==> job 8609 <==
==> flow/design.v <==
`timescale 1ns/1ps
module array_mult_top (
    input             clk,
    input      [15:0] a,
    input      [15:0] b,
    output reg [31:0] p
);
    reg  [15:0] a_q, b_q;
    wire [31:0] prod;
    array_multiplier u_mult (
        .in_A(a_q),
        .in_B(b_q),
        .prod_out(prod)
    );
    always @(posedge clk) begin
        a_q <= a;
        b_q <= b;
        p   <= prod;
    end
endmodule

`timescale 1ns/1ps
module array_multiplier (
    input  [15:0] in_A,
    input  [15:0] in_B,
    output [31:0] prod_out
);
    wire [15:0] pp [15:0];   
    genvar i, j;
    generate
        for (i = 0; i < 16; i = i + 1) begin : GEN_PP_ROW
            for (j = 0; j < 16; j = j + 1) begin : GEN_PP_COL
                assign pp[i][j] = in_A[j] & in_B[i];
            end
        end
    endgenerate
    wire [31:0] row_sum [15:0];
    wire [31:0] row_carry [15:0];
    assign row_sum[0]   = {16'b0, pp[0]};
    assign row_carry[0] = 32'b0;
    genvar r;
    generate
        for (r = 1; r < 16; r = r + 1) begin : ADDER_ROWS
            wire [31:0] shifted_pp = { {16 - r{1'b0}}, pp[r], {r{1'b0}} };
            adder32 ADD_STAGE (
                .in_a(row_sum[r-1]),
                .in_b(shifted_pp),
                .cin(1'b0),
                .sum(row_sum[r]),
                .cout(row_carry[r])
            );
        end
    endgenerate
    assign prod_out = row_sum[15];
endmodule
module adder32 (
    input  [31:0] in_a,
    input  [31:0] in_b,
    input         cin,
    output [31:0] sum,
    output        cout
);
    wire [31:0] carry;
    genvar k;
    full_adder FA0 (.a(in_a[0]), .b(in_b[0]), .cin(cin), .sum(sum[0]), .cout(carry[0]));
    generate
        for (k = 1; k < 32; k = k + 1) begin : FA_CHAIN
            full_adder FAi (.a(in_a[k]), .b(in_b[k]), .cin(carry[k-1]), .sum(sum[k]), .cout(carry[k]));
        end
    endgenerate
    assign cout = carry[31];
endmodule
module full_adder (
    input  a,
    input  b,
    input  cin,
    output sum,
    output cout
);
    assign sum  = a ^ b ^ cin;
    assign cout = (a & b) | (b & cin) | (a & cin);
endmodule
==> flow/run.sh <==
#!/bin/bash
# the make line also repeats each setting of config.mk as NAME=value (left out here)
make -C /OpenROAD-flow-scripts/flow DESIGN_CONFIG=/design/flow/config.mk WORK_HOME=/design/flow/orfs CLKGATE_MAP_FILE= finish
==> flow/config.mk <==
export PLATFORM = sky130hd
export DESIGN_NAME = array_mult_top
export DESIGN_NICKNAME = array_mult_top
export VERILOG_FILES = /design/flow/design.v
export SDC_FILE = /design/flow/constraint.sdc
export NUM_CORES = 4
export LEC_CHECK = 0
export CAP_MARGIN = 25
export CORE_MARGIN = 2
export CORE_UTILIZATION = 58
export CTS_CLUSTER_SIZE = 93
export GPL_ROUTABILITY_DRIVEN = 0
export GPL_TIMING_DRIVEN = 0
export MIN_ROUTING_LAYER = met1
export PLACE_DENSITY_LB_ADDON = 0.18
export SLEW_MARGIN = 15
export TNS_END_PERCENT = 95
==> flow/constraint.sdc <==
create_clock -name core_clock -period 16.4 [get_ports {clk}]
set_input_delay 3.2800 -clock core_clock [delete_from_list [all_inputs] [get_ports {clk}]]
set_output_delay 3.2800 -clock core_clock [all_outputs]
set_load 0.01 [all_outputs]
==> job 8350: changes against job 8609 <==
==> flow/config.mk (replaced) <==
export PLATFORM = sky130hd
export DESIGN_NAME = array_mult_top
export DESIGN_NICKNAME = array_mult_top
export VERILOG_FILES = /design/flow/design.v
export SDC_FILE = /design/flow/constraint.sdc
export NUM_CORES = 4
export LEC_CHECK = 0
export CAP_MARGIN = 20
export CELL_PAD_IN_SITES_DETAIL_PLACEMENT = 2
export CORE_ASPECT_RATIO = 1.92
export CORE_MARGIN = 2
export CORE_UTILIZATION = 40
export SLEW_MARGIN = 20
==> flow/constraint.sdc (replaced) <==
create_clock -name core_clock -period 20.0 [get_ports {clk}]
set_input_delay 4.0000 -clock core_clock [delete_from_list [all_inputs] [get_ports {clk}]]
set_output_delay 4.0000 -clock core_clock [all_outputs]
set_load 0.01 [all_outputs]
==> job 8826: changes against job 8609 <==
==> flow/config.mk (replaced) <==
export PLATFORM = sky130hd
export DESIGN_NAME = array_mult_top
export DESIGN_NICKNAME = array_mult_top
export VERILOG_FILES = /design/flow/design.v
export SDC_FILE = /design/flow/constraint.sdc
export NUM_CORES = 4
export LEC_CHECK = 0
export CAP_MARGIN = 20
export CORE_MARGIN = 2
export CORE_UTILIZATION = 18
export PLACE_DENSITY = 0.6
export SLEW_MARGIN = 20
==> flow/constraint.sdc (replaced) <==
create_clock -name core_clock -period 24.6 [get_ports {clk}]
set_input_delay 4.9200 -clock core_clock [delete_from_list [all_inputs] [get_ports {clk}]]
set_output_delay 4.9200 -clock core_clock [all_outputs]
set_load 0.01 [all_outputs]
==> job 3863: changes against job 8609 <==
==> flow/config.mk (replaced) <==
export PLATFORM = sky130hd
export DESIGN_NAME = array_mult_top
export DESIGN_NICKNAME = array_mult_top
export VERILOG_FILES = /design/flow/design.v
export SDC_FILE = /design/flow/constraint.sdc
export NUM_CORES = 4
export LEC_CHECK = 0
export CAP_MARGIN = 20
export CORE_MARGIN = 2
export CORE_UTILIZATION = 70
export CTS_CLUSTER_DIAMETER = 380
export CTS_CLUSTER_SIZE = 15
export SETUP_SLACK_MARGIN = -0.84
export SLEW_MARGIN = 20
==> flow/constraint.sdc (replaced) <==
create_clock -name core_clock -period 9.2 [get_ports {clk}]
set_input_delay 1.8400 -clock core_clock [delete_from_list [all_inputs] [get_ports {clk}]]
set_output_delay 1.8400 -clock core_clock [all_outputs]
set_load 0.01 [all_outputs]
==> flow_metrics.rpt <==
FLOW METRICS REPORT
----------------------------------------------------
[Outcome]
  Status ........................ failed layout checks
  Failed layout checks .......................... setup timing

[Final timing]
  Fin crit period ........................ 18.87 ns
  Post-route worst setup slack ........................ -9.675 ns
  Final setup violation count ........................ 21

[Setup path]
  Slowest Stage Delay on Critical Path ........................ 0.57 ns
  Data arrival time of the worst path ........................ 19.17 ns

[Place]
  Pre-CTS worst setup slack ........................ -10.18 ns

[Routing]
  Total number of vias ........................ 4690
  DRT Wirelength ........................ 14160 um
  DRC marker count from the first detailed-route iteration ........................ 182
  Total inserted antenna cells ........................ 0

[Global routing]
  Total track usage ........................ 0.2620

[Cells and area]
  Non-clock buffer share ........................ 0.08964

----------------------------------------------------
# the run above: job 3863

==> flow_metrics.rpt <==
FLOW METRICS REPORT
----------------------------------------------------
[Place]
  Pre-CTS worst setup slack ........................ 4.254 ns

[Outcome]
  Status ........................ no timing/DRC/antenna violations

[Global routing]
  Total track usage ........................ 0.06501

[Setup path]
  R2R Path Start ........................ a_q[1]
  Slowest Stage Delay on Critical Path ........................ 0.62 ns

[Cells and area]
  Non-clock buffer share ........................ 0.06748

[Final timing]
  Final setup violation count ........................ 0
  Fin crit period ........................ 20.09 ns
  Post-route worst setup slack ........................ 4.511 ns

[Routing]
  DRC marker count from the first detailed-route iteration ........................ 68
  Total number of vias ........................ 4347
  DRT Wirelength ........................ 13420 um
  Total inserted antenna cells ........................ 1

----------------------------------------------------
# the run above: job 8826

==> flow_metrics.rpt <==
FLOW METRICS REPORT
----------------------------------------------------
[Outcome]
  Status ........................ failed layout checks
  Failed layout checks .......................... setup timing

[Routing]
  Total number of vias ........................ 4648
  DRC marker count from the first detailed-route iteration ........................ 131
  DRT Wirelength ........................ 14310 um
  Total inserted antenna cells ........................ 0

[Cells and area]
  Non-clock buffer share ........................ 0.1022

[Final timing]
  Final setup violation count ........................ 8
  Fin crit period ........................ 18.82 ns
  Post-route worst setup slack ........................ -2.419 ns

[Setup path]
  Data arrival time of the worst path ........................ 19.11 ns
  Slowest Stage Delay on Critical Path ........................ 0.60 ns

[Global routing]
  Total track usage ........................ 0.2283

[Place]
  Pre-CTS worst setup slack ........................ -2.972 ns

----------------------------------------------------
# the run above: job 8609

==> flow_metrics.rpt <==
FLOW METRICS REPORT
----------------------------------------------------
[Outcome]
  Status ........................ no timing/DRC/antenna violations

[Global routing]
  Total track usage ........................ 0.2160

[Setup path]
  Data arrival time of the worst path ........................ 20.03 ns
  Slowest Stage Delay on Critical Path ........................ 0.60 ns

[Final timing]
  Post-route worst setup slack ........................ 0.2887 ns

[Routing]
  Total inserted antenna cells ........................ 0

----------------------------------------------------
# the run above: job 8350

